==> config.mk <==
export PLATFORM = sky130hd
export DESIGN_NAME = cpu
export DESIGN_NICKNAME = cpu
export VERILOG_FILES = /design/flow/design.v
export SDC_FILE = /design/flow/constraint.sdc
export NUM_CORES = 4
export LEC_CHECK = 0
export CAP_MARGIN = 20
export CORE_MARGIN = 2
export CORE_UTILIZATION = 72
export CTS_CLUSTER_DIAMETER = 397
export PLACE_DENSITY = 0.6
export SLEW_MARGIN = 20
==> constraint.sdc <==
create_clock -name core_clock -period 6.98 [get_ports {clk}]
set_input_delay 1.3960 -clock core_clock [delete_from_list [all_inputs] [get_ports {clk}]]
set_output_delay 1.3960 -clock core_clock [all_outputs]
set_load 0.01 [all_outputs]
==> design.v <==
module PC(pcout,pcin,clk, rst);
	input [6:0]pcin;
	input clk, rst;
	output reg [6:0] pcout;
	always@(posedge clk) begin
		if(rst) pcout <= 0;
		else pcout <= pcin;
	end
endmodule
module pcplus1(pcout,pcin);
	input[6:0] pcin;
	output [6:0] pcout;
	assign pcout = pcin + 7'b1;
endmodule
module loadWord();
endmodule
module storeWord();
endmodule
module jump(nextAddr,jumpAddr, jump,pc);
	output reg [6:0] nextAddr;
	input[25:0] jumpAddr;
	input jump;
	input [6:0] pc;
	always@(*)
	if(jump) nextAddr =  jumpAddr[6:0] ; 
	else nextAddr = pc;
endmodule 
module jumpRegister(nextAddr,s,jr,pc);
	output reg [6:0] nextAddr;
	input[31:0] s;
	input jr;
	input [6:0]pc;
	always@(*)
	if(jr) nextAddr =  s[6:0];
	else nextAddr = pc;
endmodule 
module BGT(nextAddr,offset,pc,bgt);
	output reg[6:0] nextAddr;
	input [15:0]offset;
	input bgt;
	input [6:0] pc;		
	always@(*)begin
	if (bgt) begin
		nextAddr = offset[6:0];
	end
	else nextAddr = pc;
	end
endmodule
module adderCLA32(sum, cout, overf, zerof, negf, a, b);
	output [31:0] sum;
	output cout, overf, zerof, negf;
	input [31:0] a, b;
	wire [7:0]temp;
	genvar i;
	generate
		for (i = 0; i < 8; i = i + 1)
		begin: adder
			if (i == 0)
				CLA_4bit a0(sum[3:0], temp[0], a[3:0], b[3:0], 1'b0);
			else
				CLA_4bit a1(sum[((i * 4) + 3): (i * 4)], temp[i], a[((i * 4) + 3): (i * 4)], b[((i * 4) + 3): (i * 4)], temp[i - 1]);
		end
	endgenerate
	assign cout = temp[7];
	assign overf = (a[31] == b[31]) && (sum[31] != a[31]);
	assign zerof = !overf && ((sum == 0) && !cout);
	assign negf = !overf && (cout || (!cout && sum[31]));
endmodule
module CLA_4bit(sum, cout, a, b, cin);
    output [3:0] sum;
    output cout;
    input [3:0] a, b;
    input cin;
    wire [3:0] g, p, c;
    assign g = a & b;  
    assign p = a ^ b;  
    assign c[0] = cin;
    assign c[1] = g[0] | (p[0] & c[0]);
    assign c[2] = g[1] | (p[1] & g[0]) | (p[1] & p[0] & c[0]);
    assign c[3] = g[2] | (p[2] & g[1]) | (p[2] & p[1] & g[0]) | (p[2] & p[1] & p[0] & c[0]);
    assign cout = g[3] | (p[3] & g[2]) | (p[3] & p[2] & g[1]) | (p[3] & p[2] & p[1] & g[0]) |(p[3] & p[2] & p[1] & p[0] & c[0]);
    assign sum = p ^ c;
endmodule
module subtractorRTL(diff, bout, overf, zerof, negf, a, b);
	output [31:0] diff;
	output bout, overf, zerof, negf;
	input [31:0] a, b;
	adderCLA32 sub(diff, bout, overf, zerof, negf, a, (~b + 32'b1));
endmodule
module shiftRTL(in, amount, dataOut, zeroFlag, overflowFlag, carryoutFlag, negativeFlag);
	input [31:0] in;
	input [1:0] amount;
	output [31:0] dataOut;
	output zeroFlag, overflowFlag, carryoutFlag, negativeFlag;
	assign overflowFlag = 1'b0;
	assign carryoutFlag = (amount == 2'b00) ? 1'b0 : in[31];
	assign dataOut = (amount == 2'b00) ? in : (amount == 2'b01) ? in << 1 : (amount == 2'b10) ? in << 2 : in << 3;
	assign negativeFlag = dataOut[31];
	assign zeroFlag = (dataOut == 0) ? 1'b1 : 1'b0;
endmodule
module compareRTL(busA, busB, dataOut, zeroFlag, overflowFlag, carryoutFlag, negativeFlag);
	input [31:0] busA, busB;
	output [31:0] dataOut;
	output  zeroFlag, overflowFlag, carryoutFlag, negativeFlag;
	assign zeroFlag = 0;
	assign overflowFlag = 0;
	assign carryoutFlag = 0;
	assign negativeFlag = 0;
	assign dataOut = (busA < busB) ? 1 : 0;
endmodule
module xorRTL(a,b,out,zerof,negf,overf,carry);
	input [31:0] a, b;
	output [31:0] out;
	output zerof,negf,overf,carry;
	genvar i;
	generate
		for (i = 0; i < 32; i = i + 1)
		begin: xorLogic
			xor1 o(a[i],b[i],out[i]);
		end
	endgenerate
	assign zerof = (out == 0);
	assign negf = 0;
	assign overf = 0;
	assign carry = 0;
endmodule
module xor1(a,b,out);
	input a,b;
	output  out;
	assign out = a^b;
endmodule	
module andRTL(a,b,out,zerof,negf,overf,carry);
	input  [31:0] a, b;
	output  [31:0] out;
	output  zerof,negf,overf,carry;
	genvar i;
	generate
		for (i = 0; i < 32; i = i + 1)
		begin: andLogic
			and1 o(a[i],b[i],out[i]);
		end
	endgenerate
	assign zerof = (out ==  32'b0);
	assign negf = 0;
	assign overf = 0;
	assign carry = 0;
endmodule
module and1(a,b,out);
	input a,b;
	output  out;
	assign out = a*b;
endmodule
module orRTL(a,b,out,zerof,negf,overf,carry);
	input  [31:0] a, b;
	output  [31:0] out;
	output  zerof,negf,overf,carry;
	wire zerof;
	genvar i;
	generate
		for (i = 0; i < 32; i = i + 1)
		begin: orLogic
			or1 o(a[i],b[i],out[i]);
		end
	endgenerate
	assign zerof = (out == 0);
	assign negf = 0;
	assign overf = 0;
	assign carry = 0;
endmodule
module or1(a,b,out);
	input a,b;
	output  out;
	assign out = a||b;
endmodule 
module alu(dataOut, zeroFlag, overflowFlag, carryoutFlag, negativeFlag, busA, busB, control);
	output [31:0] dataOut;
	output zeroFlag, overflowFlag, carryoutFlag, negativeFlag;
	input [31:0]busA, busB;
	input [2:0] control;
	wire [31:0] dataOut8 [7:0];
	wire [7:0] zeroFlag8, overflowFlag8, carryoutFlag8, negativeFlag8;
	assign dataOut8[0] = 32'b0;
	assign zeroFlag8[0] = 1'b0;  
	assign overflowFlag8[0] = 1'b0;
	assign carryoutFlag8[0] = 1'b0;
	assign negativeFlag8[0] = 1'b0;
	adderCLA32 adder(dataOut8[1], carryoutFlag8[1], overflowFlag8[1], zeroFlag8[1], negativeFlag8[1], busA, busB);
	subtractorRTL subtractor(dataOut8[2], carryoutFlag8[2], overflowFlag8[2], zeroFlag8[2], negativeFlag8[2], busA, busB);
	andRTL ander(busA, busB,dataOut8[3],zeroFlag8[3], negativeFlag8[3], overflowFlag8[3],carryoutFlag8[3] );
	orRTL orer(busA, busB,dataOut8[4],zeroFlag8[4], negativeFlag8[4], overflowFlag8[4],carryoutFlag8[4] );
	xorRTL xorer(busA, busB,dataOut8[5],zeroFlag8[5], negativeFlag8[5], overflowFlag8[5],carryoutFlag8[5] );
	compareRTL comparer(busA, busB,dataOut8[6], zeroFlag8[6], overflowFlag8[6], carryoutFlag8[6], negativeFlag8[6]);
	shiftRTL shifter(busA, busB[1:0],dataOut8[7], zeroFlag8[7], overflowFlag8[7], carryoutFlag8[7], negativeFlag8[7]);
	mux32_8 selDataOut(dataOut, dataOut8[0], dataOut8[1], dataOut8[2], dataOut8[3], dataOut8[4], dataOut8[5], dataOut8[6], dataOut8[7], control);
	mux1_8 selZero(zeroFlag, zeroFlag8, control);
	mux1_8 selOverf(overflowFlag, overflowFlag8, control);
	mux1_8 selCarry(carryoutFlag, carryoutFlag8, control);
	mux1_8 selNeg(negativeFlag, negativeFlag8, control);
endmodule
module mux32_8 (D0, i0,
					i1,
					i2,
					i3,
					i4,
					i5,
					i6,
					i7, sel);
	output [31:0] D0;
	input [31:0] i0, i1, i2, i3, i4, i5, i6, i7;
	input[2:0] sel;
	wire [31:0] v [1:0];
	mux32_4 m0(v[0], i0,  i1,  i2,  i3,  sel[0], sel[1]);
	mux32_4 m1(v[1], i4,  i5,  i6,  i7,  sel[0], sel[1]);
	mux32_2 m10(D0, v[0], v[1], sel[2]);
endmodule
module mux32_4(D0, in0, in1, in2, in3, sel0, sel1);
	output [31:0] D0;
	input [31:0] in0, in1, in2, in3; 
	input sel0, sel1;
	wire [31:0] q0, q1;
	mux32_2 m0(q0, in0, in1, sel0);
	mux32_2 m1(q1, in2, in3, sel0);
	mux32_2 m (D0, q0, q1, sel1);
endmodule
module mux32_2(D0, in0, in1, sel0);
	output [31:0] D0;
	input  [31:0] in0, in1;
	input sel0;
	wire nSel;
	wire [31:0] q0, q1;
	not(nSel, sel0);
	genvar i;
	generate
	for (i = 0; i < 32; i = i + 1)
	begin: ands
		and(q0[i], in1[i], sel0);
		and(q1[i], in0[i], nSel);
	end
	endgenerate
	genvar j;
	generate
	for (j = 0; j < 32; j = j + 1)
	begin: ors
		or(D0[j], q0[j], q1[j]);
	end
	endgenerate
endmodule
module mux1_8 (D0, i, sel);
	output D0;
	input [7:0] i;
	input[2:0] sel;
	wire v [1:0];
	mux1_4 m0(v[0], i[0],  i[1],  i[2],  i[3],  sel[0], sel[1]);
	mux1_4 m1(v[1], i[4],  i[5],  i[6],  i[7],  sel[0], sel[1]);
	mux1_2 m10(D0, v[0], v[1], sel[2]);
endmodule
module mux1_4(D0, in0, in1, in2, in3, sel0, sel1);
	output D0;
	input in0, in1, in2, in3; 
	input sel0, sel1;
	wire q0, q1;
	mux1_2 m0(q0, in0, in1, sel0);
	mux1_2 m1(q1, in2, in3, sel0);
	mux1_2 m (D0, q0, q1, sel1);
endmodule
module mux1_2(D0, in0, in1, sel0);
	output D0;
	input in0, in1;
	input sel0;
	wire nSel;
	wire q0, q1;
	not(nSel, sel0);
	and(q0, in1, sel0);
	and(q1, in0, nSel);
	or(D0, q0, q1);
endmodule
module registerFile (readOut_1, readOut_2, readSel_1, readSel_2, writeSel, data, we, rst, clock);
	output [31:0] readOut_1, readOut_2;
	input [4:0] readSel_1, readSel_2, writeSel;
	input [31:0] data;
	input we, rst, clock;
	reg [31:0] memory [31:0];  
	mux32 ma0(readOut_1, memory[0],
						memory[1],
						memory[2],
						memory[3],
						memory[4],
						memory[5],
						memory[6],
						memory[7],
						memory[8],
						memory[9],
						memory[10],
						memory[11],
						memory[12],
						memory[13],
						memory[14],
						memory[15],
						memory[16],
						memory[17],
						memory[18],
						memory[19],
						memory[20],
						memory[21],
						memory[22],
						memory[23],
						memory[24],
						memory[25],
						memory[26],
						memory[27],
						memory[28],
						memory[29],
						memory[30],
						memory[31], readSel_1);
	mux32 ma1(readOut_2, memory[0],
						memory[1],
						memory[2],
						memory[3],
						memory[4],
						memory[5],
						memory[6],
						memory[7],
						memory[8],
						memory[9],
						memory[10],
						memory[11],
						memory[12],
						memory[13],
						memory[14],
						memory[15],
						memory[16],
						memory[17],
						memory[18],
						memory[19],
						memory[20],
						memory[21],
						memory[22],
						memory[23],
						memory[24],
						memory[25],
						memory[26],
						memory[27],
						memory[28],
						memory[29],
						memory[30],
						memory[31], readSel_2);
	wire [31:0] writeDec, enWriteDec;
	decoder dec0(writeDec, writeSel);  
	and a0 (enWriteDec[0],  writeDec[0],  we);
	and a1 (enWriteDec[1],  writeDec[1],  we);
	and a2 (enWriteDec[2],  writeDec[2],  we);
	and a3 (enWriteDec[3],  writeDec[3],  we);
	and a4 (enWriteDec[4],  writeDec[4],  we);
	and a5 (enWriteDec[5],  writeDec[5],  we);
	and a6 (enWriteDec[6],  writeDec[6],  we);
	and a7 (enWriteDec[7],  writeDec[7],  we);
	and a8 (enWriteDec[8],  writeDec[8],  we);
	and a9 (enWriteDec[9],  writeDec[9],  we);
	and a10(enWriteDec[10], writeDec[10], we);
	and a11(enWriteDec[11], writeDec[11], we);
	and a12(enWriteDec[12], writeDec[12], we);
	and a13(enWriteDec[13], writeDec[13], we);
	and a14(enWriteDec[14], writeDec[14], we);
	and a15(enWriteDec[15], writeDec[15], we);
	and a16(enWriteDec[16], writeDec[16], we);
	and a17(enWriteDec[17], writeDec[17], we);
	and a18(enWriteDec[18], writeDec[18], we);
	and a19(enWriteDec[19], writeDec[19], we);
	and a20(enWriteDec[20], writeDec[20], we);
	and a21(enWriteDec[21], writeDec[21], we);
	and a22(enWriteDec[22], writeDec[22], we);
	and a23(enWriteDec[23], writeDec[23], we);
	and a24(enWriteDec[24], writeDec[24], we);
	and a25(enWriteDec[25], writeDec[25], we);
	and a26(enWriteDec[26], writeDec[26], we);
	and a27(enWriteDec[27], writeDec[27], we);
	and a28(enWriteDec[28], writeDec[28], we);
	and a29(enWriteDec[29], writeDec[29], we);
	and a30(enWriteDec[30], writeDec[30], we);
	and a31(enWriteDec[31], writeDec[31], we);
	integer k;
	always @(posedge clock)
	begin
		if (rst)
		begin
			for (k = 1; k < 32; k = k + 1)
				memory[k] <= 32'b0;
		end
		else
		begin
			for (k = 1; k < 32; k = k + 1)
			begin
				if (enWriteDec[k])
				begin
					memory[k][31:0] <= data[31:0];
				end
			end
		end
		memory[0] <= 32'b0;
	end
endmodule
module decoder(decode, select);
	output [31:0] decode;
	input [4:0] select;
	wire [4:0] nSelect;
	not n0(nSelect[0], select[0]);
	not n1(nSelect[1], select[1]);
	not n2(nSelect[2], select[2]);
	not n3(nSelect[3], select[3]);
	not n4(nSelect[4], select[4]);
	and a0 (decode[0],  nSelect[4], nSelect[3], nSelect[2], nSelect[1], nSelect[0]);
	and a1 (decode[1],  nSelect[4], nSelect[3], nSelect[2], nSelect[1],  select[0]);
	and a2 (decode[2],  nSelect[4], nSelect[3], nSelect[2],  select[1], nSelect[0]);
	and a3 (decode[3],  nSelect[4], nSelect[3], nSelect[2],  select[1],  select[0]);
	and a4 (decode[4],  nSelect[4], nSelect[3],  select[2], nSelect[1], nSelect[0]);
	and a5 (decode[5],  nSelect[4], nSelect[3],  select[2], nSelect[1],  select[0]);
	and a6 (decode[6],  nSelect[4], nSelect[3],  select[2],  select[1], nSelect[0]);
	and a7 (decode[7],  nSelect[4], nSelect[3],  select[2],  select[1],  select[0]);
	and a8 (decode[8],  nSelect[4],  select[3], nSelect[2], nSelect[1], nSelect[0]);
	and a9 (decode[9],  nSelect[4],  select[3], nSelect[2], nSelect[1],  select[0]);
	and a10(decode[10], nSelect[4],  select[3], nSelect[2],  select[1], nSelect[0]);
	and a11(decode[11], nSelect[4],  select[3], nSelect[2],  select[1],  select[0]);
	and a12(decode[12], nSelect[4],  select[3],  select[2], nSelect[1], nSelect[0]);
	and a13(decode[13], nSelect[4],  select[3],  select[2], nSelect[1],  select[0]);
	and a14(decode[14], nSelect[4],  select[3],  select[2],  select[1], nSelect[0]);
	and a15(decode[15], nSelect[4],  select[3],  select[2],  select[1],  select[0]);
	and a16(decode[16],  select[4], nSelect[3], nSelect[2], nSelect[1], nSelect[0]);
	and a17(decode[17],  select[4], nSelect[3], nSelect[2], nSelect[1],  select[0]);
	and a18(decode[18],  select[4], nSelect[3], nSelect[2],  select[1], nSelect[0]);
	and a19(decode[19],  select[4], nSelect[3], nSelect[2],  select[1],  select[0]);
	and a20(decode[20],  select[4], nSelect[3],  select[2], nSelect[1], nSelect[0]);
	and a21(decode[21],  select[4], nSelect[3],  select[2], nSelect[1],  select[0]);
	and a22(decode[22],  select[4], nSelect[3],  select[2],  select[1], nSelect[0]);
	and a23(decode[23],  select[4], nSelect[3],  select[2],  select[1],  select[0]);
	and a24(decode[24],  select[4],  select[3], nSelect[2], nSelect[1], nSelect[0]);
	and a25(decode[25],  select[4],  select[3], nSelect[2], nSelect[1],  select[0]);
	and a26(decode[26],  select[4],  select[3], nSelect[2],  select[1], nSelect[0]);
	and a27(decode[27],  select[4],  select[3], nSelect[2],  select[1],  select[0]);
	and a28(decode[28],  select[4],  select[3],  select[2], nSelect[1], nSelect[0]);
	and a29(decode[29],  select[4],  select[3],  select[2], nSelect[1],  select[0]);
	and a30(decode[30],  select[4],  select[3],  select[2],  select[1], nSelect[0]);
	and a31(decode[31],  select[4],  select[3],  select[2],  select[1],  select[0]);
endmodule
module mux2(D0, in0, in1, sel0);
	output [31:0] D0;
	input  [31:0] in0, in1;
	input sel0;
	wire nSel;
	wire [31:0] q0, q1;
	not(nSel, sel0);
	and(q0[0], in1[0], sel0);
	and(q0[1], in1[1], sel0);
	and(q0[2], in1[2], sel0);
	and(q0[3], in1[3], sel0);
	and(q0[4], in1[4], sel0);
	and(q0[5], in1[5], sel0);
	and(q0[6], in1[6], sel0);
	and(q0[7], in1[7], sel0);
	and(q0[8], in1[8], sel0);
	and(q0[9], in1[9], sel0);
	and(q0[10], in1[10], sel0);
	and(q0[11], in1[11], sel0);
	and(q0[12], in1[12], sel0);
	and(q0[13], in1[13], sel0);
	and(q0[14], in1[14], sel0);
	and(q0[15], in1[15], sel0);
	and(q0[16], in1[16], sel0);
	and(q0[17], in1[17], sel0);
	and(q0[18], in1[18], sel0);
	and(q0[19], in1[19], sel0);
	and(q0[20], in1[20], sel0);
	and(q0[21], in1[21], sel0);
	and(q0[22], in1[22], sel0);
	and(q0[23], in1[23], sel0);
	and(q0[24], in1[24], sel0);
	and(q0[25], in1[25], sel0);
	and(q0[26], in1[26], sel0);
	and(q0[27], in1[27], sel0);
	and(q0[28], in1[28], sel0);
	and(q0[29], in1[29], sel0);
	and(q0[30], in1[30], sel0);
	and(q0[31], in1[31], sel0);
	and(q1[0], in0[0], nSel);
	and(q1[1], in0[1], nSel);
	and(q1[2], in0[2], nSel);
	and(q1[3], in0[3], nSel);
	and(q1[4], in0[4], nSel);
	and(q1[5], in0[5], nSel);
	and(q1[6], in0[6], nSel);
	and(q1[7], in0[7], nSel);
	and(q1[8], in0[8], nSel);
	and(q1[9], in0[9], nSel);
	and(q1[10], in0[10], nSel);
	and(q1[11], in0[11], nSel);
	and(q1[12], in0[12], nSel);
	and(q1[13], in0[13], nSel);
	and(q1[14], in0[14], nSel);
	and(q1[15], in0[15], nSel);
	and(q1[16], in0[16], nSel);
	and(q1[17], in0[17], nSel);
	and(q1[18], in0[18], nSel);
	and(q1[19], in0[19], nSel);
	and(q1[20], in0[20], nSel);
	and(q1[21], in0[21], nSel);
	and(q1[22], in0[22], nSel);
	and(q1[23], in0[23], nSel);
	and(q1[24], in0[24], nSel);
	and(q1[25], in0[25], nSel);
	and(q1[26], in0[26], nSel);
	and(q1[27], in0[27], nSel);
	and(q1[28], in0[28], nSel);
	and(q1[29], in0[29], nSel);
	and(q1[30], in0[30], nSel);
	and(q1[31], in0[31], nSel);
	or(D0[0], q0[0], q1[0]);
	or(D0[1], q0[1], q1[1]);
	or(D0[2], q0[2], q1[2]);
	or(D0[3], q0[3], q1[3]);
	or(D0[4], q0[4], q1[4]);
	or(D0[5], q0[5], q1[5]);
	or(D0[6], q0[6], q1[6]);
	or(D0[7], q0[7], q1[7]);
	or(D0[8], q0[8], q1[8]);
	or(D0[9], q0[9], q1[9]);
	or(D0[10], q0[10], q1[10]);
	or(D0[11], q0[11], q1[11]);
	or(D0[12], q0[12], q1[12]);
	or(D0[13], q0[13], q1[13]);
	or(D0[14], q0[14], q1[14]);
	or(D0[15], q0[15], q1[15]);
	or(D0[16], q0[16], q1[16]);
	or(D0[17], q0[17], q1[17]);
	or(D0[18], q0[18], q1[18]);
	or(D0[19], q0[19], q1[19]);
	or(D0[20], q0[20], q1[20]);
	or(D0[21], q0[21], q1[21]);
	or(D0[22], q0[22], q1[22]);
	or(D0[23], q0[23], q1[23]);
	or(D0[24], q0[24], q1[24]);
	or(D0[25], q0[25], q1[25]);
	or(D0[26], q0[26], q1[26]);
	or(D0[27], q0[27], q1[27]);
	or(D0[28], q0[28], q1[28]);
	or(D0[29], q0[29], q1[29]);
	or(D0[30], q0[30], q1[30]);
	or(D0[31], q0[31], q1[31]);
endmodule
module mux4(D0, in0, in1, in2, in3, sel0, sel1);
	output [31:0] D0;
	input [31:0] in0, in1, in2, in3; 
	input sel0, sel1;
	wire [31:0] q0, q1;
	mux2 m0(q0, in0, in1, sel0);
	mux2 m1(q1, in2, in3, sel0);
	mux2 m (D0, q0, q1, sel1);
endmodule
module mux32 (D0, i0,
						i1,
						i2,
						i3,
						i4,
						i5,
						i6,
						i7,
						i8,
						i9,
						i10,
						i11,
						i12,
						i13,
						i14,
						i15,
						i16,
						i17,
						i18,
						i19,
						i20,
						i21,
						i22,
						i23,
						i24,
						i25,
						i26,
						i27,
						i28,
						i29,
						i30,
						i31, sel);
	output [31:0] D0;
	input [31:0] i0, i1, i2, i3, i4, i5, i6, i7, i8, i9, i10, i11, i12, i13, i14, i15, i16, i17, i18, i19, i20, i21, i22, i23, i24, i25, i26, i27, i28, i29, i30, i31;
	input[4:0] sel;
	wire [31:0] v [9:0];
	mux4 m0(v[0], i0,  i1,  i2,  i3,  sel[0], sel[1]);
	mux4 m1(v[1], i4,  i5,  i6,  i7,  sel[0], sel[1]);
	mux4 m2(v[2], i8,  i9,  i10, i11, sel[0], sel[1]);
	mux4 m3(v[3], i12, i13, i14, i15, sel[0], sel[1]);
	mux4 m4(v[4], i16, i17, i18, i19, sel[0], sel[1]);
	mux4 m5(v[5], i20, i21, i22, i23, sel[0], sel[1]);
	mux4 m6(v[6], i24, i25, i26, i27, sel[0], sel[1]);
	mux4 m7(v[7], i28, i29, i30, i31, sel[0], sel[1]);
	mux4 m8(v[8], v[0], v[1], v[2], v[3], sel[2], sel[3]);
	mux4 m9(v[9], v[4], v[5], v[6], v[7], sel[2], sel[3]);
	mux2 m10(D0, v[8], v[9], sel[4]);
endmodule
module instructiondec(instructionOut,clk,rst,instruction,pc,dmemAddr,dmemWriteData,dmemWrite,dmemRead,dmemReadData);
	input [31:0] instruction;
	input [6:0] pc;
	input clk, rst;
	output [4:0] dmemAddr;
	output [31:0] dmemWriteData;
	output dmemWrite, dmemRead;
	input [31:0] dmemReadData;
	output [6:0]instructionOut;
	 wire regDst,branch,memRead,memtoReg,memWrite,ALUSrc, regWrite,j,jr;
	 wire [2:0]ALUOp;
	 controlunit c1(regDst,branch,memRead,memtoReg,memWrite,ALUSrc, regWrite,ALUOp,j,jr,instruction[31:26]);
	wire [4:0] writereg;
	wire[31:0] readdata1,readdata2;
	wire [31:0]data;
	assign writereg = (regDst)? instruction[15:11]:instruction[20:16];
	registerFile reg1(readdata1,readdata2,instruction[25:21],instruction[20:16],writereg,data,regWrite,rst,clk);
	wire [31:0]ins32bit;
	signextend s1(ins32bit,instruction[15:0]);
	wire [31:0] busB;
	assign busB = (ALUSrc)? ins32bit:readdata2;
	wire [2:0] control;
	ALUcontrol alu1(control,instruction[5:0],ALUOp);
	wire [31:0] aluresult;
	wire zerof,overf,carryf,negf;
	alu alu2(aluresult,zerof,overf,carryf,negf,readdata1,busB,control);
	wire [31:0] readdata;  
	assign dmemAddr = aluresult[4:0];
	assign dmemWriteData = readdata2;
	assign dmemWrite = memWrite;
	assign dmemRead = memRead;
	assign readdata = dmemReadData;
	assign data = (memtoReg)? readdata:aluresult;
	wire [6:0]out1;
	jump j1(out1,instruction[25:0],j,pc);
	wire [6:0]out2;
	jumpRegister jr1(out2,readdata1,jr,out1);
	wire bgt;
	assign bgt = branch && (~negf);
	BGT b10(instructionOut, instruction[15:0], out2, bgt);
endmodule
module controlunit(regDst,branch,memRead,memtoReg,memWrite,ALUSrc, regWrite,ALUOp,j, jr, instruction);
	input[5:0] instruction;
	output reg regDst,branch,memRead,memtoReg,memWrite,ALUSrc, regWrite, j, jr;
	output reg [2:0]ALUOp;
	parameter [5:0]
	NOP =	6'b0,
	AND =	6'b100100,
	ANDI =6'b1100,
	OR =	6'b100101,
	ORI =	6'b001101,
	XOR =	6'b100110,
	XORI =6'b1110,
	ADD =	6'b100000,
	ADDI =6'b1000,
	SUB = 6'b100010,
	SLT =	6'b101010,
	SLL =	6'b1,
	J =	6'b10,
	JR =	6'b1001,
	BGT =	6'b111,
	LW = 	6'b100011,
	SW = 	6'b101011;
	always@(*) begin
		case(instruction)
			NOP: begin
					regDst=1;
					ALUSrc=0;
					memtoReg = 0;
					regWrite=1;
					memRead = 0;
					memWrite =0;
					branch = 0;
					ALUOp=3'b010;
					j=0;
					jr=0;
				end
			AND: begin
					regDst=1;
					ALUSrc=0;
					memtoReg = 0;
					regWrite=1;
					memRead = 0;
					memWrite =0;
					branch = 0;
					ALUOp=3'b010;
					j=0;
					jr=0;
				end
			ANDI: begin
					regDst=1;
					ALUSrc=1;
					memtoReg = 0;
					regWrite=1;
					memRead = 0;
					memWrite =0;
					branch = 0;
					ALUOp=3'b011;
					j=0;
					jr=0;
				end
			OR: begin
					regDst=1;
					ALUSrc=0;
					memtoReg = 0;
					regWrite=1;
					memRead = 0;
					memWrite =0;
					branch = 0;
					ALUOp=3'b010;
					j=0;
					jr=0;
				end
			ORI: begin
					regDst=1;
					ALUSrc=1;
					memtoReg = 0;
					regWrite=1;
					memRead = 0;
					memWrite =0;
					branch = 0;
					ALUOp=3'b101;
					j=0;
					jr=0;
				end
			XOR: begin
					regDst=1;
					ALUSrc=0;
					memtoReg = 0;
					regWrite=1;
					memRead = 0;
					memWrite =0;
					branch = 0;
					ALUOp=3'b010;
					j=0;
					jr=0;
				end
			XORI: begin
					regDst=1;
					ALUSrc=1;
					memtoReg = 0;
					regWrite=1;
					memRead = 0;
					memWrite =0;
					branch = 0;
					ALUOp=3'b100;
					j=0;
					jr=0;
				end
			ADD: begin
					regDst=1;
					ALUSrc=0;
					memtoReg = 0;
					regWrite=1;
					memRead = 0;
					memWrite =0;
					branch = 0;
					ALUOp=3'b010;
					j=0;
					jr=0;
				end
			ADDI: begin
					regDst=1;
					ALUSrc=1;
					memtoReg = 0;
					regWrite=1;
					memRead = 0;
					memWrite =0;
					branch = 0;
					ALUOp=3'b0;
					j=0;
					jr=0;
				end
			SUB: begin
					regDst=1;
					ALUSrc=0;
					memtoReg = 0;
					regWrite=1;
					memRead = 0;
					memWrite =0;
					branch = 0;
					ALUOp=3'b010;
					j=0;
					jr=0;
				end
			SLT: begin
					regDst=1;
					ALUSrc=0;
					memtoReg = 0;
					regWrite=1;
					memRead = 0;
					memWrite =0;
					branch = 0;
					ALUOp=3'b010;
					j=0;
					jr=0;
				end
			SLL: begin
					regDst=1;
					ALUSrc=0;
					memtoReg = 0;
					regWrite=1;
					memRead = 0;
					memWrite =0;
					branch = 0;
					ALUOp=3'b010;
					j=0;
					jr=0;
				end
			J: begin
					regDst=1;
					ALUSrc=0;
					memtoReg = 0;
					regWrite=1;
					memRead = 0;
					memWrite =0;
					branch = 0;
					ALUOp=3'b010;
					j=1;
					jr=0;
				end
			JR: begin
					regDst=1;
					ALUSrc=0;
					memtoReg = 0;
					regWrite=1;
					memRead = 0;
					memWrite =0;
					branch = 0;
					ALUOp=3'b010;
					j=0;
					jr=1;
				end
			BGT: begin
					regDst=1'bx;
					ALUSrc=0;
					memtoReg = 1'bx;
					regWrite=0;
					memRead = 0;
					memWrite =0;
					branch = 1;
					ALUOp=3'b001;
					j=0;
					jr=0;
				end
			LW: begin
					regDst=0;
					ALUSrc=1;
					memtoReg = 1;
					regWrite=1;
					memRead = 1;
					memWrite =0;
					branch = 0;
					ALUOp=3'b0;
					j=0;
					jr=0;
				end
			SW: begin
					regDst= 1'bx;
					ALUSrc=1;
					memtoReg = 1'bx;
					regWrite = 0;
					memRead = 0;
					memWrite = 1;
					branch = 0;
					ALUOp = 3'b0;
					j=0;
					jr=0;
				end
			default: begin  
					regDst=1;
					ALUSrc=0;
					memtoReg = 0;
					regWrite=1;
					memRead = 0;
					memWrite =0;
					branch = 0;
					ALUOp=2'b10;
					j=0;
					jr=0;
					end
		endcase
	end
endmodule 
module ALUcontrol (control,instruction,ALUOp);
	input [5:0] instruction;
	input [2:0] ALUOp;
	output reg [2:0] control;
	always@(*)begin
		case(ALUOp)
			3'b0: control = 3'b001;
			3'b001: control = 3'b010;
			3'b010: begin 
				if (instruction == 6'b0) control = 3'b0;
				else if (instruction == 6'b100000) control = 3'b001; 
				else if (instruction == 6'b100010) control = 3'b010; 
				else if (instruction == 6'b100100) control = 3'b011; 
				else if (instruction == 6'b100101) control = 3'b100; 
				else if (instruction == 6'b100110) control = 3'b101; 
				else if (instruction == 6'b101010) control = 3'b110; 
				else if (instruction == 6'b000001) control = 3'b111; 
				else control =3'b0;
			end
			3'b011: control = 3'b011; 
			3'b100: control = 3'b101; 
			3'b101: control = 3'b100; 
			default: control =3'b0;
			endcase
	end
endmodule
module signextend(instruction32bit,instruction);
	input[15:0] instruction;
	output [31:0] instruction32bit;
	assign instruction32bit = (instruction[15]) ? {15'b1, instruction[15:0]} : {15'b0,instruction[15:0]};
endmodule
module cpu(clk, rst, imem_addr, imem_data, dmem_addr, dmem_wdata, dmem_we, dmem_re, dmem_rdata);
	input clk;
	input rst;
	output [6:0] imem_addr;
	input [31:0] imem_data;
	output [4:0] dmem_addr;
	output [31:0] dmem_wdata;
	output dmem_we;
	output dmem_re;
	input [31:0] dmem_rdata;
	wire[6:0] programcounter,pcout,instructionOut;
	PC p1(programcounter,instructionOut,clk,rst);
	pcplus1 pc2(pcout,programcounter);
	assign imem_addr = programcounter;
	instructiondec in2(instructionOut,clk,rst,imem_data,pcout,dmem_addr,dmem_wdata,dmem_we,dmem_re,dmem_rdata);
endmodule
==> run.sh <==
#!/bin/bash
# the make line also repeats each setting of config.mk as NAME=value (left out here)
make -C /OpenROAD-flow-scripts/flow DESIGN_CONFIG=/design/flow/config.mk WORK_HOME=/design/flow/orfs CLKGATE_MAP_FILE= finish
==> qor.yml, run 1 <==
synthesis:
  netlist_area_um2: 58400
  ys_types: 106
  yosysWarnings: 13
  synth.area.mux_share_pct: 22.7
  ys_sh_aoi_pct: 20.2
  ys_seq_share_pct: 34.3
  ys_sh_xor_pct: 1.04
  syn_inst: 6189
  yosysChipArea_um2: 58400
  ys_dominant_reg_cell: "dfxtp_1"
  ys_cells: 6189
  synth_flops: 999
  synth_nets: 6407
  top_area_cell: "dfxtp_1"
  ys_sh_simple_pct: 11.7
  synth_area_per_cell_um2: 9.43
  async_flop_share_pct: 0
  yosys.area.top_type_share_pct: 34.3
  adder_share_pct: 3.47
  logic_family: "multiplexers"
  edf_count: 0
  topCellsByArea: "dfxtp_1 (34%), mux4_2 (16%), o21ai_0 (7.0%)"
  top_cells_by_count: "dfxtp_1 (999), o21ai_0 (818), nand3_1 (493), a21oi_1 (431), mux4_2 (422)"
  synth_dominant_cell_count: "dfxtp_1"
clock_tree:
  h-tree-depth: 3
  cts_sinks: 999
  clockRootBuffer: "clkbuf_16"
  numCtsBuffers: 99
  ctsHoldBuffers: 0
  clock_path_buffers: 3
place:
  numPortBuffers: 111
  gp_congestion: 1.07
  dp_hpwl_um: 172000
  dpl-instance-area_um2: 65000
  pre_cts_ws_ps: -1190
floorplanning:
  std_cell_rows: 104
  die-height_um: 289
  fp.dieArea_um2: 83300
  core_um2: 80400
  die_x_um: 289
  ios: 112
  fp_util_pct: 72.6
outcome:
  outcome: "stopped before the end"
  failed_stage: "5_1_grt"
  stop_error: "[ERROR GRT-0116] Global routing finished with congestion. Check the congestion regions in the DRC Viewer."
global_route:
  grt_usage_pct: 88.9
  grt-ovfl-total: 1178
[per-layer routing]
layer,GRT overflow,track usage [%]
met5,22,65.1
met4,358,88.1
met3,165,81.6
met2,471,98.4
met1,162,88.1
[per-stage QoR]
step | TNS [ps] | std cells
after floorplan | 0 | 6189
after global placement | -318640 | 7542
after detailed placement | -368140 | 7542
after CTS | -47.4 | 7759
[repair_timing]
item	in CTS
resized	173
setup buffers	32
pin swaps	33
setup endpoints to repair	318
endpoints found under the hold margin	0
cloned	9
==> inputs of run 2 (changes only) <==
- CTS_CLUSTER_DIAMETER: 397 -> not set
- MAX_ROUTING_LAYER: not set -> met4
- SETUP_SLACK_MARGIN: not set -> 2.59
- clock period: 6.98 -> 9.69 ns (I/O delays scaled with it)
==> run 2 against run 1 <==
Against the previous run: the run again fails in 5_1_grt; die size unchanged; synthesized cell count unchanged; area after synthesis unchanged.
==> qor.yml, run 2 <==
clock_tree:
  clock_path_buffers: 3  # unchanged
  clockRootBuffer: "clkbuf_16"  # unchanged
  ctsHoldBuffers: 0  # unchanged
  h-tree-depth: 3  # unchanged
  cts_sinks: 999  # unchanged
  numCtsBuffers: 100  # was 99
synthesis:
  adder_share_pct: 3.47  # unchanged
  topCellsByArea: "dfxtp_1 (34%), mux4_2 (16%), o21ai_0 (7.0%)"  # unchanged
  yosysChipArea_um2: 58400  # unchanged
  ys_dominant_reg_cell: "dfxtp_1"  # unchanged
  ys_types: 106  # unchanged
  top_area_cell: "dfxtp_1"  # unchanged
  yosys.area.top_type_share_pct: 34.3  # unchanged
  syn_inst: 6189  # unchanged
  synth_nets: 6407  # unchanged
  synth.area.mux_share_pct: 22.7  # unchanged
  synth_dominant_cell_count: "dfxtp_1"  # unchanged
  yosysWarnings: 13  # unchanged
  synth_flops: 999  # unchanged
  netlist_area_um2: 58400  # unchanged
  logic_family: "multiplexers"  # unchanged
  async_flop_share_pct: 0  # unchanged
  ys_seq_share_pct: 34.3  # unchanged
  ys_sh_simple_pct: 11.7  # unchanged
  synth_area_per_cell_um2: 9.43  # unchanged
  ys_sh_aoi_pct: 20.2  # unchanged
  edf_count: 0  # unchanged
  ys_sh_xor_pct: 1.04  # unchanged
  top_cells_by_count: "dfxtp_1 (999), o21ai_0 (818), nand3_1 (493), a21oi_1 (431), mux4_2 (422)"  # unchanged
  ys_cells: 6189  # unchanged
place:
  gp_congestion: 1.06  # was 1.07
  place_inst: 7003  # was 7542
  dp_hpwl_um: 150000  # was 172000 um
  pre_cts_ws_ps: 184  # was -1190 ps
  numPortBuffers: 111  # unchanged
floorplanning:
  fp_util_pct: 72.6  # unchanged
  std_cell_rows: 104  # unchanged
  ios: 112  # unchanged
  fp.dieArea_um2: 83300  # unchanged
  die_x_um: 289  # unchanged
  die-height_um: 289  # unchanged
  core_um2: 80400  # unchanged
outcome:
  outcome: "stopped before the end"  # unchanged
  failed_stage: "5_1_grt"  # unchanged
run 2: repair_timing:
action	in CTS
pin swaps	60
cloned	31
gates resized	316
setup buffers	107
setup endpoints to repair	757
run 2: per-stage QoR:
stage	hold slack, ps	area (um^2)
floorplan	442	58900
CTS	470	67600
global placement	449	60700
detailed placement	460	60700
==> inputs of run 3 (changes only) <==
- ABC_AREA: not set -> 0
- CAP_MARGIN: 20 -> 15
- CORE_ASPECT_RATIO: not set -> 0.69
- CORE_MARGIN: 2 -> 5
- CORE_UTILIZATION: 72 -> 27
- CTS_CLUSTER_SIZE: not set -> 68
- GPL_TIMING_DRIVEN: not set -> 0
- MAX_ROUTING_LAYER: met4 -> met5
- MIN_ROUTING_LAYER: not set -> met2
- PLACE_DENSITY: 0.6 -> not set
- SETUP_SLACK_MARGIN: 2.59 -> 0.26
- TNS_END_PERCENT: not set -> 5
- clock period: 9.69 -> 9.61 ns (I/O delays scaled with it)
==> run 3 against run 2 <==
Against the previous run: the flow again stops in 5_1_grt; area after synthesis unchanged; die size increased to 2.7 times the previous value; synthesized cell count unchanged.
==> qor.yml, run 3 <==
outcome:
  outcome: "stopped before the end"  # unchanged
  failed_stage: "5_1_grt"  # unchanged
  stop_error: "[ERROR GRT-0116] Global routing finished with congestion. Check the congestion regions in the DRC Viewer."
synthesis:
  synth.area.mux_share_pct: 22.7  # unchanged
  yosys.area.top_type_share_pct: 34.3  # unchanged
  ys_sh_simple_pct: 11.7  # unchanged
  ys_dominant_reg_cell: "dfxtp_1"  # unchanged
  netlist_area_um2: 58400  # unchanged
  ys_types: 106  # unchanged
  synth_area_per_cell_um2: 9.43  # unchanged
  top_cells_by_count: "dfxtp_1 (999), o21ai_0 (818), nand3_1 (493), a21oi_1 (431), mux4_2 (422)"  # unchanged
  edf_count: 0  # unchanged
  ys_cells: 6189  # unchanged
  ys_seq_share_pct: 34.3  # unchanged
  top_area_cell: "dfxtp_1"  # unchanged
  async_flop_share_pct: 0  # unchanged
  adder_share_pct: 3.47  # unchanged
  yosysWarnings: 13  # unchanged
  syn_inst: 6189  # unchanged
  synth_dominant_cell_count: "dfxtp_1"  # unchanged
  synth_flops: 999  # unchanged
  ys_sh_xor_pct: 1.04  # unchanged
  topCellsByArea: "dfxtp_1 (34%), mux4_2 (16%), o21ai_0 (7.0%)"  # unchanged
  yosysChipArea_um2: 58400  # unchanged
  synth_nets: 6407  # unchanged
  ys_sh_aoi_pct: 20.2  # unchanged
  logic_family: "multiplexers"  # unchanged
clock_tree:
  ctsHoldBuffers: 0  # unchanged
  cts_sinks: 999  # unchanged
  clock_path_buffers: 3  # unchanged
  h-tree-depth: 3  # unchanged
  clockRootBuffer: "clkbuf_16"  # unchanged
  numCtsBuffers: 116  # was 100
floorplanning:
  die-height_um: 396  # was 289 um
  core_um2: 215000  # was 80400 um^2
  die_x_um: 570  # was 289 um
  ios: 112  # unchanged
  fp.dieArea_um2: 226000  # was 83300 um^2
  std_cell_rows: 141  # was 104
  fp_util_pct: 27.2  # was 72.6%
global_route:
  grt_usage_pct: 89.8
  grt-ovfl-total: 9439
place:
  dpl-instance-area_um2: 64700  # was 60700 um^2
  dp_hpwl_um: 417000  # was 150000 um
  gp_congestion: 1.29  # was 1.06
  place_inst: 9229  # was 7003
  numPortBuffers: 99  # was 111
## run 3: through the flow
step           setup slack, ps  utilization (%)
4_1_cts                   86.1             34.1
3_5_place_dp             -6760             30.2
3_3_place_gp            -10300             29.3
2_1_floorplan             1160                -
## run 3: routing by layer
layer	GRT overflow	global-route usage, %
met5	648	89.3
met4	203	62.4
met3	8297	113
met2	291	85.0
met1	-	-
## run 3: timing repair
action / 4_1_cts
setup buffers: 154
gates cloned: 2
pin swaps: 24
gates resized: 625
setup endpoints to repair: 1007
==> inputs of run 4 (changes only) <==
- ABC_AREA: 0 -> not set
- CAP_MARGIN: 15 -> 20
- CORE_ASPECT_RATIO: 0.69 -> not set
- CORE_MARGIN: 5 -> 2
- CORE_UTILIZATION: 27 -> 70
- CTS_CLUSTER_DIAMETER: not set -> 341
- CTS_CLUSTER_SIZE: 68 -> not set
- GPL_TIMING_DRIVEN: 0 -> not set
- MAX_ROUTING_LAYER: met5 -> met4
- MIN_ROUTING_LAYER: met2 -> not set
- PLACE_DENSITY: not set -> 0.63
- SETUP_SLACK_MARGIN: 0.26 -> -0.37
- TNS_END_PERCENT: 5 -> 75
- clock period: 9.61 -> 6.06 ns (I/O delays scaled with it)
==> run 4 against run 3 <==
Against the previous run: the run again fails in 5_1_grt; synthesized cell count stayed put; area after synthesis is the same; die size decreased by 62%.
==> qor.yml, run 4 <==
floorplanning:
  ios: 112  # unchanged
  fp_util_pct: 70.8  # was 27.2%
  die_x_um: 293  # was 570 um
  fp.dieArea_um2: 85700  # was 226000 um^2
  core_um2: 82400  # was 215000 um^2
  std_cell_rows: 105  # was 141
  die-height_um: 293  # was 396 um
synthesis:
  ys_sh_aoi_pct: 20.2  # unchanged
  syn_inst: 6189  # unchanged
  synth_flops: 999  # unchanged
  synth_area_per_cell_um2: 9.43  # unchanged
  edf_count: 0  # unchanged
  ys_sh_xor_pct: 1.04  # unchanged
  async_flop_share_pct: 0  # unchanged
  topCellsByArea: "dfxtp_1 (34%), mux4_2 (16%), o21ai_0 (7.0%)"  # unchanged
  yosysWarnings: 13  # unchanged
  ys_sh_simple_pct: 11.7  # unchanged
  synth.area.mux_share_pct: 22.7  # unchanged
  synth_dominant_cell_count: "dfxtp_1"  # unchanged
  netlist_area_um2: 58400  # unchanged
  ys_dominant_reg_cell: "dfxtp_1"  # unchanged
  yosysChipArea_um2: 58400  # unchanged
  adder_share_pct: 3.47  # unchanged
  top_cells_by_count: "dfxtp_1 (999), o21ai_0 (818), nand3_1 (493), a21oi_1 (431), mux4_2 (422)"  # unchanged
  top_area_cell: "dfxtp_1"  # unchanged
  synth_nets: 6407  # unchanged
  logic_family: "multiplexers"  # unchanged
  ys_seq_share_pct: 34.3  # unchanged
  ys_types: 106  # unchanged
  ys_cells: 6189  # unchanged
  yosys.area.top_type_share_pct: 34.3  # unchanged
global_route:
  grt_usage_pct: 77.7
  grt-ovfl-total: 89
clock_tree:
  clock_path_buffers: 3  # unchanged
  clockRootBuffer: "clkbuf_16"  # unchanged
  h-tree-depth: 3  # unchanged
  cts_sinks: 999  # unchanged
  numCtsBuffers: 100  # was 116
place:
  dpl-instance-area_um2: 66400  # was 64700 um^2
  place_inst: 7648  # was 9229
  numPortBuffers: 111  # was 99
  gp_congestion: 1.08  # was 1.29
  dp_hpwl_um: 173000  # was 417000 um
outcome:
  failed_stage: "5_1_grt"  # unchanged
  outcome: "stopped before the end"  # unchanged
  stop_error: "[ERROR GRT-0116] Global routing finished with congestion. Check the congestion regions in the DRC Viewer."  # unchanged
-- run 4: layer usage --
layer | GRT usage [%] | overflow
met5 | - | -
met4 | 74.4 | 46
met3 | 60.8 | 2
met2 | 92.7 | 38
met1 | 77.2 | 3
-- run 4: per-stage QoR --
step | setup TNS [ps] | utilization [%] | worst slack, ps
2_1_floorplan | -116180 | - | -486
4_1_cts | -178530 | 85.5 | -880
3_5_place_dp | -862630 | 80.7 | -1710
3_3_place_gp | -830730 | 80.7 | -1670
-- run 4: what timing repair did --
| action | in CTS |
|---|---|
| endpoints found under the setup margin | 545 |
| hold buffers | 0 |
| resized | 93 |
| buffers inserted | 22 |
| gates cloned | 3 |
| pin swaps | 18 |
| hold endpoints to repair | 0 |
==> inputs of run 5 (changes only) <==
- CORE_ASPECT_RATIO: not set -> 0.5
- CORE_UTILIZATION: 70 -> 72
- CTS_CLUSTER_DIAMETER: 341 -> 354
- CTS_CLUSTER_SIZE: not set -> 94
- HOLD_SLACK_MARGIN: not set -> 0.27
- MAX_ROUTING_LAYER: met4 -> not set
- PLACE_DENSITY: 0.63 -> 0.38
- SETUP_SLACK_MARGIN: -0.37 -> 1.39
- TNS_END_PERCENT: 75 -> 10
==> run 5 against run 4 <==
Against the previous run: the flow again stops in 5_1_grt; synthesized cell count stayed put; die size is 2.6% lower; area after synthesis stayed put.
==> qor.yml, run 5 <==
synthesis:
  logic_family: "multiplexers"  # unchanged
  ys_cells: 6189  # unchanged
  ys_types: 106  # unchanged
  edf_count: 0  # unchanged
  adder_share_pct: 3.47  # unchanged
  yosysChipArea_um2: 58400  # unchanged
  synth_flops: 999  # unchanged
  synth_dominant_cell_count: "dfxtp_1"  # unchanged
  syn_inst: 6189  # unchanged
  ys_seq_share_pct: 34.3  # unchanged
  yosys.area.top_type_share_pct: 34.3  # unchanged
  top_area_cell: "dfxtp_1"  # unchanged
  ys_sh_aoi_pct: 20.2  # unchanged
  ys_sh_simple_pct: 11.7  # unchanged
  async_flop_share_pct: 0  # unchanged
  synth_nets: 6407  # unchanged
  ys_sh_xor_pct: 1.04  # unchanged
  netlist_area_um2: 58400  # unchanged
  topCellsByArea: "dfxtp_1 (34%), mux4_2 (16%), o21ai_0 (7.0%)"  # unchanged
  ys_dominant_reg_cell: "dfxtp_1"  # unchanged
  top_cells_by_count: "dfxtp_1 (999), o21ai_0 (818), nand3_1 (493), a21oi_1 (431), mux4_2 (422)"  # unchanged
  synth_area_per_cell_um2: 9.43  # unchanged
  yosysWarnings: 13  # unchanged
  synth.area.mux_share_pct: 22.7  # unchanged
place:
  place_inst: 7656  # was 7648
  gp_congestion: 1.11  # was 1.08
  dp_hpwl_um: 178000  # was 173000 um
  pre_cts_ws_ps: -1890  # was -1710 ps
  numPortBuffers: 111  # unchanged
clock_tree:
  cts_sinks: 999  # unchanged
  numCtsBuffers: 14  # was 100
  h-tree-depth: 1  # was 3
  ctsHoldBuffers: 0  # unchanged
  clockRootBuffer: "clkbuf_16"  # unchanged
  clock_path_buffers: 3  # unchanged
outcome:
  failed_stage: "5_1_grt"  # unchanged
  outcome: "stopped before the end"  # unchanged
floorplanning:
  die-height_um: 205  # was 293 um
  fp_util_pct: 73.1  # was 70.8%
  fp.dieArea_um2: 83500  # was 85700 um^2
  core_um2: 79800  # was 82400 um^2
  die_x_um: 407  # was 293 um
  ios: 112  # unchanged
  std_cell_rows: 73  # was 105
## run 5: repair_timing
action / in CTS
pin swaps: 87
endpoints found under the setup margin: 1036
setup buffers: 79
gates resized: 256
cloned: 14
## run 5: metrics by stage
step	cell area (um^2)	util [%]	hold WS [ps]	total power, W
3_3_place_gp	66300	83.1	450	0.0101
2_1_floorplan	59000	-	442	0.00871
4_1_cts	69000	86.5	489	0.0127
3_5_place_dp	66300	83.1	461	0.0102
==> inputs of run 6 (changes only) <==
- CAP_MARGIN: 20 -> 0
- CORE_ASPECT_RATIO: 0.5 -> not set
- CORE_UTILIZATION: 72 -> 71
- CTS_CLUSTER_DIAMETER: 354 -> 342
- CTS_CLUSTER_SIZE: 94 -> 31
- HOLD_SLACK_MARGIN: 0.27 -> not set
- PLACE_DENSITY: 0.38 -> 0.65
- SETUP_SLACK_MARGIN: 1.39 -> -0.44
- TNS_END_PERCENT: 10 -> not set
- clock period: 6.06 -> 6.18 ns (I/O delays scaled with it)
==> run 6 against run 5 <==
Against the previous run: the flow again stops in 5_1_grt; synthesized cell count unchanged; die size up 1.2%; area after synthesis unchanged.
==> qor.yml, run 6 <==
floorplanning:
  ios: 112  # unchanged
  std_cell_rows: 105  # was 73
  die-height_um: 291  # was 205 um
  die_x_um: 291  # was 407 um
  fp_util_pct: 71.4  # was 73.1%
  fp.dieArea_um2: 84500  # was 83500 um^2
  core_um2: 81700  # was 79800 um^2
synthesis:
  synth.area.mux_share_pct: 22.7  # unchanged
  async_flop_share_pct: 0  # unchanged
  top_area_cell: "dfxtp_1"  # unchanged
  edf_count: 0  # unchanged
  netlist_area_um2: 58400  # unchanged
  yosysWarnings: 13  # unchanged
  synth_nets: 6407  # unchanged
  topCellsByArea: "dfxtp_1 (34%), mux4_2 (16%), o21ai_0 (7.0%)"  # unchanged
  ys_sh_aoi_pct: 20.2  # unchanged
  adder_share_pct: 3.47  # unchanged
  ys_seq_share_pct: 34.3  # unchanged
  synth_area_per_cell_um2: 9.43  # unchanged
  synth_flops: 999  # unchanged
  ys_sh_xor_pct: 1.04  # unchanged
  synth_dominant_cell_count: "dfxtp_1"  # unchanged
  logic_family: "multiplexers"  # unchanged
  ys_cells: 6189  # unchanged
  syn_inst: 6189  # unchanged
  ys_sh_simple_pct: 11.7  # unchanged
  ys_dominant_reg_cell: "dfxtp_1"  # unchanged
  top_cells_by_count: "dfxtp_1 (999), o21ai_0 (818), nand3_1 (493), a21oi_1 (431), mux4_2 (422)"  # unchanged
  yosysChipArea_um2: 58400  # unchanged
  ys_types: 106  # unchanged
  yosys.area.top_type_share_pct: 34.3  # unchanged
place:
  gp_congestion: 1.08  # was 1.11
  dpl-instance-area_um2: 66100  # was 66300 um^2
  dp_hpwl_um: 176000  # was 178000 um
  numPortBuffers: 111  # unchanged
outcome:
  outcome: "stopped before the end"  # unchanged
  failed_stage: "5_1_grt"  # unchanged
clock_tree:
  ctsHoldBuffers: 0  # unchanged
  clockRootBuffer: "clkbuf_16"  # unchanged
  h-tree-depth: 2  # was 1
  cts_sinks: 999  # unchanged
  clock_path_buffers: 3  # unchanged
  numCtsBuffers: 38  # was 14
-- run 6: metrics by stage --
| stage | hold slack (ps) | setup WS [ps] | setup TNS [ps] | instances |
|---|---|---|---|---|
| after global placement | 450 | -1470 | -701410 | 7643 |
| after detailed placement | 454 | -1600 | -759170 | 7643 |
| after floorplan | 442 | -456 | -98690 | 6189 |
| after CTS | 470 | -630 | -130180 | 7706 |
-- run 6: what timing repair did --
item,CTS
pin swaps,19
gates cloned,3
buffers inserted,21
endpoints found under the setup margin,295
gates resized,84
==> inputs of run 7 (changes only) <==
- CAP_MARGIN: 0 -> 20
- CELL_PAD_IN_SITES_DETAIL_PLACEMENT: not set -> 2
- CELL_PAD_IN_SITES_GLOBAL_PLACEMENT: not set -> 1
- CORE_UTILIZATION: 71 -> 62
- CTS_CLUSTER_DIAMETER: 342 -> 162
- CTS_CLUSTER_SIZE: 31 -> 90
- GPL_ROUTABILITY_DRIVEN: not set -> 1
- HOLD_SLACK_MARGIN: not set -> 0.23
- MAX_ROUTING_LAYER: not set -> met4
- MIN_ROUTING_LAYER: not set -> met2
- PLACE_DENSITY: 0.65 -> not set
- PLACE_DENSITY_LB_ADDON: not set -> 0.18
- SETUP_SLACK_MARGIN: -0.44 -> -0.77
- clock period: 6.18 -> 7.73 ns (I/O delays scaled with it)
==> run 7 against run 6 <==
Against the previous run: the run fails in 3_5_place_dp; synthesized cell count is the same; die size grew 14%; area after synthesis is the same.
==> qor.yml, run 7 <==
place:
  gp_congestion: 1.29  # was 1.08
  numPortBuffers: 111  # unchanged
floorplanning:
  ios: 112  # unchanged
  die_x_um: 311  # was 291 um
  die-height_um: 311  # was 291 um
  fp.dieArea_um2: 96600  # was 84500 um^2
  core_um2: 93300  # was 81700 um^2
  fp_util_pct: 62.5  # was 71.4%
  std_cell_rows: 112  # was 105
synthesis:
  yosys.area.top_type_share_pct: 34.3  # unchanged
  syn_inst: 6189  # unchanged
  ys_seq_share_pct: 34.3  # unchanged
  topCellsByArea: "dfxtp_1 (34%), mux4_2 (16%), o21ai_0 (7.0%)"  # unchanged
  async_flop_share_pct: 0  # unchanged
  synth.area.mux_share_pct: 22.7  # unchanged
  edf_count: 0  # unchanged
  netlist_area_um2: 58400  # unchanged
  synth_area_per_cell_um2: 9.43  # unchanged
  logic_family: "multiplexers"  # unchanged
  top_cells_by_count: "dfxtp_1 (999), o21ai_0 (818), nand3_1 (493), a21oi_1 (431), mux4_2 (422)"  # unchanged
  synth_nets: 6407  # unchanged
  ys_sh_xor_pct: 1.04  # unchanged
  ys_dominant_reg_cell: "dfxtp_1"  # unchanged
  ys_cells: 6189  # unchanged
  ys_types: 106  # unchanged
  adder_share_pct: 3.47  # unchanged
  synth_flops: 999  # unchanged
  ys_sh_simple_pct: 11.7  # unchanged
  ys_sh_aoi_pct: 20.2  # unchanged
  yosysChipArea_um2: 58400  # unchanged
  yosysWarnings: 13  # unchanged
  top_area_cell: "dfxtp_1"  # unchanged
  synth_dominant_cell_count: "dfxtp_1"  # unchanged
outcome:
  outcome: "stopped before the end"  # unchanged
  failed_stage: "3_5_place_dp"  # was 5_1_grt
  stop_error: "Error: detail_place.tcl, 38 bad optional access"
run 7: stage by stage:
stage | TNS [ps] | cells | cell area, um^2 | hold slack (ps)
2_1_floorplan | -3080 | 6189 | 58400 | 442
3_3_place_gp | -24860 | 7597 | 64100 | 449
==> inputs of run 8 (changes only) <==
- ABC_AREA: not set -> 0
- CELL_PAD_IN_SITES_DETAIL_PLACEMENT: 2 -> not set
- CELL_PAD_IN_SITES_GLOBAL_PLACEMENT: 1 -> not set
- CORE_UTILIZATION: 62 -> 29
- CTS_CLUSTER_DIAMETER: 162 -> 222
- CTS_CLUSTER_SIZE: 90 -> not set
- GPL_TIMING_DRIVEN: not set -> 0
- HOLD_SLACK_MARGIN: 0.23 -> not set
- MAX_ROUTING_LAYER: met4 -> met5
- MIN_ROUTING_LAYER: met2 -> not set
- PLACE_DENSITY_LB_ADDON: 0.18 -> 0.26
- SETUP_SLACK_MARGIN: -0.77 -> not set
- TNS_END_PERCENT: not set -> 70
- clock period: 7.73 -> 6.09 ns (I/O delays scaled with it)
==> run 8 against run 7 <==
Against the previous run: the layout now fails its checks (negative setup slack); synthesized cell count is the same; die size rose by 110%; area after synthesis stayed put.
==> qor.yml, run 8 <==
synthesis:
  async_flop_share_pct: 0  # unchanged
  adder_share_pct: 3.47  # unchanged
  ys_cells: 6189  # unchanged
  yosysWarnings: 13  # unchanged
  ys_sh_aoi_pct: 20.2  # unchanged
  topCellsByArea: "dfxtp_1 (34%), mux4_2 (16%), o21ai_0 (7.0%)"  # unchanged
  syn_inst: 6189  # unchanged
  ys_seq_share_pct: 34.3  # unchanged
  top_area_cell: "dfxtp_1"  # unchanged
  ys_types: 106  # unchanged
  yosys.area.top_type_share_pct: 34.3  # unchanged
  yosysChipArea_um2: 58400  # unchanged
  synth_flops: 999  # unchanged
  synth.area.mux_share_pct: 22.7  # unchanged
  edf_count: 0  # unchanged
  netlist_area_um2: 58400  # unchanged
  top_cells_by_count: "dfxtp_1 (999), o21ai_0 (818), nand3_1 (493), a21oi_1 (431), mux4_2 (422)"  # unchanged
  ys_sh_simple_pct: 11.7  # unchanged
  ys_sh_xor_pct: 1.04  # unchanged
  logic_family: "multiplexers"  # unchanged
  synth_area_per_cell_um2: 9.43  # unchanged
  ys_dominant_reg_cell: "dfxtp_1"  # unchanged
  synth_dominant_cell_count: "dfxtp_1"  # unchanged
  synth_nets: 6407  # unchanged
final_timing:
  period_minus_slack_ps: 7360
  slew_headroom_pct: 16.6
  max_freq_ghz: 0.136
  setup_slack_ps: -1270
  rsz0062_at_grt: "yes"
  worst_slew_pin_slew_ps: 1250
  fin_skew_ps: 78.7
  finalSetupViolations: 829
  hold_viol: 0
  drv_slew: 0
  finalCritPeriodShare_pct: 121
power_and_ir_drop:
  comb_power_w: 0.00443
  max-vdd-ir-drop_mv: 0.259
  pg_seq_w: 0.00674
  p_switching_w: 0.00627
  top_power_group: "the clock network"
  total_power_w: 0.0186
  clk-power_w: 0.00745
  switching_share_pct: 33.7
  clock_power_share_pct: 40.0
  internal-power_w: 0.0123
  leakage_nw: 27.7
  seq_power_share_pct: 36.2
  powerDensity_nw_per_um2: 250
  comb_power_share_pct: 23.8
floorplanning:
  std_cell_rows: 164  # was 112
  fp.dieArea_um2: 205000  # was 96600 um^2
  core_um2: 200000  # was 93300 um^2
  die_x_um: 453  # was 311 um
  die-height_um: 453  # was 311 um
  fp_util_pct: 29.2  # was 62.5%
  ios: 112  # unchanged
clock_tree:
  h-tree-depth: 3
  cts_tree: "yes"
  clkLatencyLatePin_ps: 800
  cts_sinks: 999
  clk_pin_slew_ps: 60
  numCtsBuffers: 113
  clockRootBuffer: "clkbuf_16"
  ctsHoldBuffers: 0
  clock_path_buffers: 3
worst_setup_path:
  cp_top_family: "AND-OR/OR-AND gates"
  path_cells: "buf_12 -> buf_12 -> buf_16 -> buf_16 -> buf_16 -> buf_16 -> buf_16 -> buf_16 -> buf_12 -> mux2i_1 -> a22oi_1 -> nand3_1 -> o2111ai_4 -> ha_1 -> nand4_1 -> nor3_4 -> nor2b_4 -> a2111oi_4 -> o221ai_4 -> a31oi_4 -> a2bb2oi_4 -> buf_6"
  endpoint: "dmem_addr[0]"
  rr_startpoint: "in2.reg1.memory[23][0]$_SDFFE_PP0P_"
  cp.depth: 22
  reg2reg_slack_ps: -200
  cp-startpoint: "imem_data[22]"
  start_kind: "input pin"
  r2r_cells: 26
  arrival_ps: 6140
  r2r_end: "in2.reg1.memory[5][24]$_SDFFE_PP0P_"
  required_ps: 4870
  slowest_delay_ps: 450
  crit_fanout: 9
  crit_top_cell: "buf_16"
  worstSetupPathType: "in2out"
  endpoint_kind: "output pin"
  cpMaxStageDelayCell: "ha_1"
  path_buffers: 10
routing:
  drc: 0
  first_pass_iters: 9
  ant_nets: 0
  drt_iter0_markers: 10300
  via_per_inst: 6.48
  vias: 61600
  post_drt_wl_per_cell_um: 40.5
  wl_um: 384000
place:
  place_inst: 8968
  numPortBuffers: 99  # was 111
  dpl-instance-area_um2: 64100
  gp_congestion: 1.08  # was 1.29
  pre_cts_ws_ps: -5120
  dp_hpwl_um: 288000
min_path:
  hold-path-cell-count: 2
  worstHoldStart: "in2.reg1.memory[10][15]$_SDFFE_PP0P_"
  holdPathEnd: "in2.reg1.memory[10][15]$_SDFFE_PP0P_"
  hp-class: "reg2reg"
global_route:
  grt_pass1_vias: 55700
  grt_usage_pct: 36.1
  grt-ovfl-total: 0
  antenna_found_initial: 35
  grt_max_degree: 17
  grt_pass1_wl_um: 503000
finish:
  postLayoutCellArea_um2: 74600
  fin_nets: 6939
  layoutNonFillerInstCount: 9498
  areaGrowthSynthToFinish_pct: 27.8
flow_run:
  maxCapViolations: 0
  warnings: 98
outcome:
  outcome: "complete, but fails checks"  # was stopped before the end
  violatedChecks: "negative setup slack"
## run 8: layer usage
layer / vias to the layer above / track usage (%) / wire (um)
met3: 1340 / 14.5 / 55300
met2: 5207 / 50.8 / 154000
met5: - / 0.0233 / 207
met4: 26 / 27.7 / 36500
li1: 24400 / - / -
met1: 30700 / 43.6 / 138000
## run 8: cell type report
type                       count  area (um^2)
buffer                       654         5670
tap                         2656         3320
timing repair buffer         427         4250
clock inverter                57          702
clock buffer                 156         3220
multi-input combinational   4406        36900
fill                       20000       125000
antenna                       23         57.6
inverter                     120          477
sequential                   999        20000
## run 8: per-stage QoR
stage          hold slack [ps]  util, %  TNS (ps)
5_1_grt                    487     37.3   -618940
2_1_floorplan              442        -    -86430
3_3_place_gp               452     31.8  -5139760
4_1_cts                    468     36.8   -472930
6_report                   465     37.3   -597320
3_5_place_dp               459     32.1  -4148850
## run 8: what timing repair did
action                      CTS  global route
resized                     729           100
pin swaps                    74            31
buffers inserted            241            61
setup endpoints to repair  1034           863
gates cloned                  1             2
==> inputs of run 9 (changes only) <==
- CAP_MARGIN: 20 -> 30
- CORE_ASPECT_RATIO: not set -> 1.71
- CORE_MARGIN: 2 -> 10
- CORE_UTILIZATION: 29 -> 51
- CTS_CLUSTER_DIAMETER: 222 -> not set
- CTS_CLUSTER_SIZE: not set -> 77
- GPL_ROUTABILITY_DRIVEN: 1 -> 0
- GPL_TIMING_DRIVEN: 0 -> not set
- HOLD_SLACK_MARGIN: not set -> 0.2
- MAX_ROUTING_LAYER: met5 -> not set
- PLACE_DENSITY_LB_ADDON: 0.26 -> 0.27
- TNS_END_PERCENT: 70 -> not set
- clock period: 6.09 -> 11.4 ns (I/O delays scaled with it)
==> run 9 against run 8 <==
Against the previous run: now clean on timing, DRC and antenna; clock power fell by 54%; final area fell by 14%; register-to-register slack improved by 3900 ps; global-route usage fell by 0.75 points; largest cell class unchanged.
==> qor.yml, run 9 <==
worst_setup_path:
  path_cells: "buf_8 -> buf_4 -> nor2_1 -> buf_4 -> a22oi_1 -> a21oi_1 -> nor4_1 -> mux2i_1 -> ha_1 -> nor2b_1 -> o21ai_0 -> a21oi_1 -> o21ai_0 -> a21oi_1 -> or4_1 -> a31oi_1 -> a2bb2oi_2 -> clkdlybuf4s50_1"  # was buf_12 -> buf_12 -> buf_16 -> buf_16 -> buf_16 -> buf_16 -> buf_16 -> buf_16 -> buf_12 -> mux2i_1 -> a22oi_1 -> nand3_1 -> o2111ai_4 -> ha_1 -> nand4_1 -> nor3_4 -> nor2b_4 -> a2111oi_4 -> o221ai_4 -> a31oi_4 -> a2bb2oi_4 -> buf_6
  endpoint_kind: "output pin"  # unchanged
  required_ps: 9120  # was 4870 ps
  cp_top_family: "buffers and inverters"  # was AND-OR/OR-AND gates
  crit_fanout: 71  # was 9
  endpoint: "dmem_addr[0]"  # unchanged
  path_buffers: 4  # was 10
  cpMaxStageDelayCell: "nor4_1"  # was ha_1
  cp.depth: 18  # was 22
  rr_startpoint: "in2.reg1.memory[31][2]$_SDFFE_PP0P_"  # was in2.reg1.memory[23][0]$_SDFFE_PP0P_
  r2r_cells: 22  # was 26
  cp-startpoint: "imem_data[17]"  # was imem_data[22]
  worstSetupPathType: "in2out"  # unchanged
final_timing:
  rsz0062_at_grt: "no"  # was yes
  fin_skew_ps: 38.1  # was 78.7 ps
  finalCritPeriodShare_pct: 95.1  # was 121%
  max_freq_ghz: 0.0922
  fin_tns_setup_ps: 0  # was -597320 ps
  hold_viol: 0  # unchanged
  drv_slew: 0  # unchanged
  setup_slack_ps: 558  # was -1270 ps
  slew_headroom_pct: 25.1  # was 16.6%
synthesis:
  synth_flops: 999  # unchanged
  edf_count: 0  # unchanged
  syn_inst: 6189  # unchanged
  netlist_area_um2: 58400  # unchanged
  ys_types: 106  # unchanged
  ys_seq_share_pct: 34.3  # unchanged
  adder_share_pct: 3.47  # unchanged
  ys_sh_simple_pct: 11.7  # unchanged
  synth_nets: 6407  # unchanged
  synth_dominant_cell_count: "dfxtp_1"  # unchanged
  yosys.area.top_type_share_pct: 34.3  # unchanged
  synth_area_per_cell_um2: 9.43  # unchanged
  topCellsByArea: "dfxtp_1 (34%), mux4_2 (16%), o21ai_0 (7.0%)"  # unchanged
  top_cells_by_count: "dfxtp_1 (999), o21ai_0 (818), nand3_1 (493), a21oi_1 (431), mux4_2 (422)"  # unchanged
  async_flop_share_pct: 0  # unchanged
  ys_sh_xor_pct: 1.04  # unchanged
  top_area_cell: "dfxtp_1"  # unchanged
finish:
  fin_nets: 6196  # was 6939
  areaGrowthSynthToFinish_pct: 9.38  # was 27.8%
power_and_ir_drop:
  powerDensity_nw_per_um2: 133  # was 250 nW/um^2
  clk-power_w: 0.00343  # was 0.00745 W
  p_switching_w: 0.00254  # was 0.00627 W
  clock_power_share_pct: 40.3  # was 40.0%
  leakage_nw: 24.0  # was 27.7 nW
  switching_share_pct: 29.9  # was 33.7%
  seq_power_share_pct: 42.2  # was 36.2%
clock_tree:
  cts_sinks: 999  # unchanged
  cts_tree: "yes"  # unchanged
  clkLatencyLatePin_ps: 740  # was 800 ps
  clock_path_buffers: 3  # unchanged
  h-tree-depth: 3  # unchanged
global_route:
  antenna_found_initial: 8  # was 35
  grt_pass1_wl_um: 343000  # was 503000 um
  grt-ovfl-total: 0  # unchanged
routing:
  post_drt_wl_per_cell_um: 31.4  # was 40.5 um
  drc: 0  # unchanged
  ant_nets: 0  # unchanged
  first_pass_iters: 9  # unchanged
  vias: 53800  # was 61.6k
floorplanning:
  ios: 112  # unchanged
  die-height_um: 462  # was 453 um
  die_x_um: 279  # was 453 um
  fp_util_pct: 51.2  # was 29.2%
  std_cell_rows: 162  # was 164
min_path:
  hold-path-cell-count: 2  # unchanged
  hp-class: "reg2reg"  # unchanged
  worstHoldStart: "in2.reg1.memory[31][15]$_SDFFE_PP0P_"  # was in2.reg1.memory[10][15]$_SDFFE_PP0P_
place:
  numPortBuffers: 111  # was 99
outcome:
  outcome: "complete, no violations"  # was complete, but fails checks
==> run 9: cell type report <==
type | instances | area [um^2]
flip-flops and latches | 999 | 20000
inverters | 120 | 459
clock buffers | 120 | 2560
repair buffers | 360 | 3350
multi-input cells | 4406 | 34900
diodes | 5 | 12.5
fillers | 9974 | 50100
well taps | 1476 | 1850
clock inverters | 50 | 698
==> run 9: metrics by stage <==
step	util, %	hold slack [ps]	cells	cell area [um^2]
6_report	56.0	469	7536	63800
2_1_floorplan	-	442	6189	58400
4_1_cts	55.9	468	7524	63700
3_5_place_dp	53.0	459	7354	60400
3_3_place_gp	52.8	450	7340	60200
5_1_grt	56.0	482	7532	63800
==> run 9: metal layers <==
layer  vias to the layer above  routed length, um  global-route usage, %
li1                      22700                  -                      -
met5                         -                  0                      0
met4                         0              24600                   31.8
met1                     25800              79000                   40.3
met3                      1223              27100                   8.17
met2                      3963             106000                   54.8
Power and IR drop assume default switching activity.
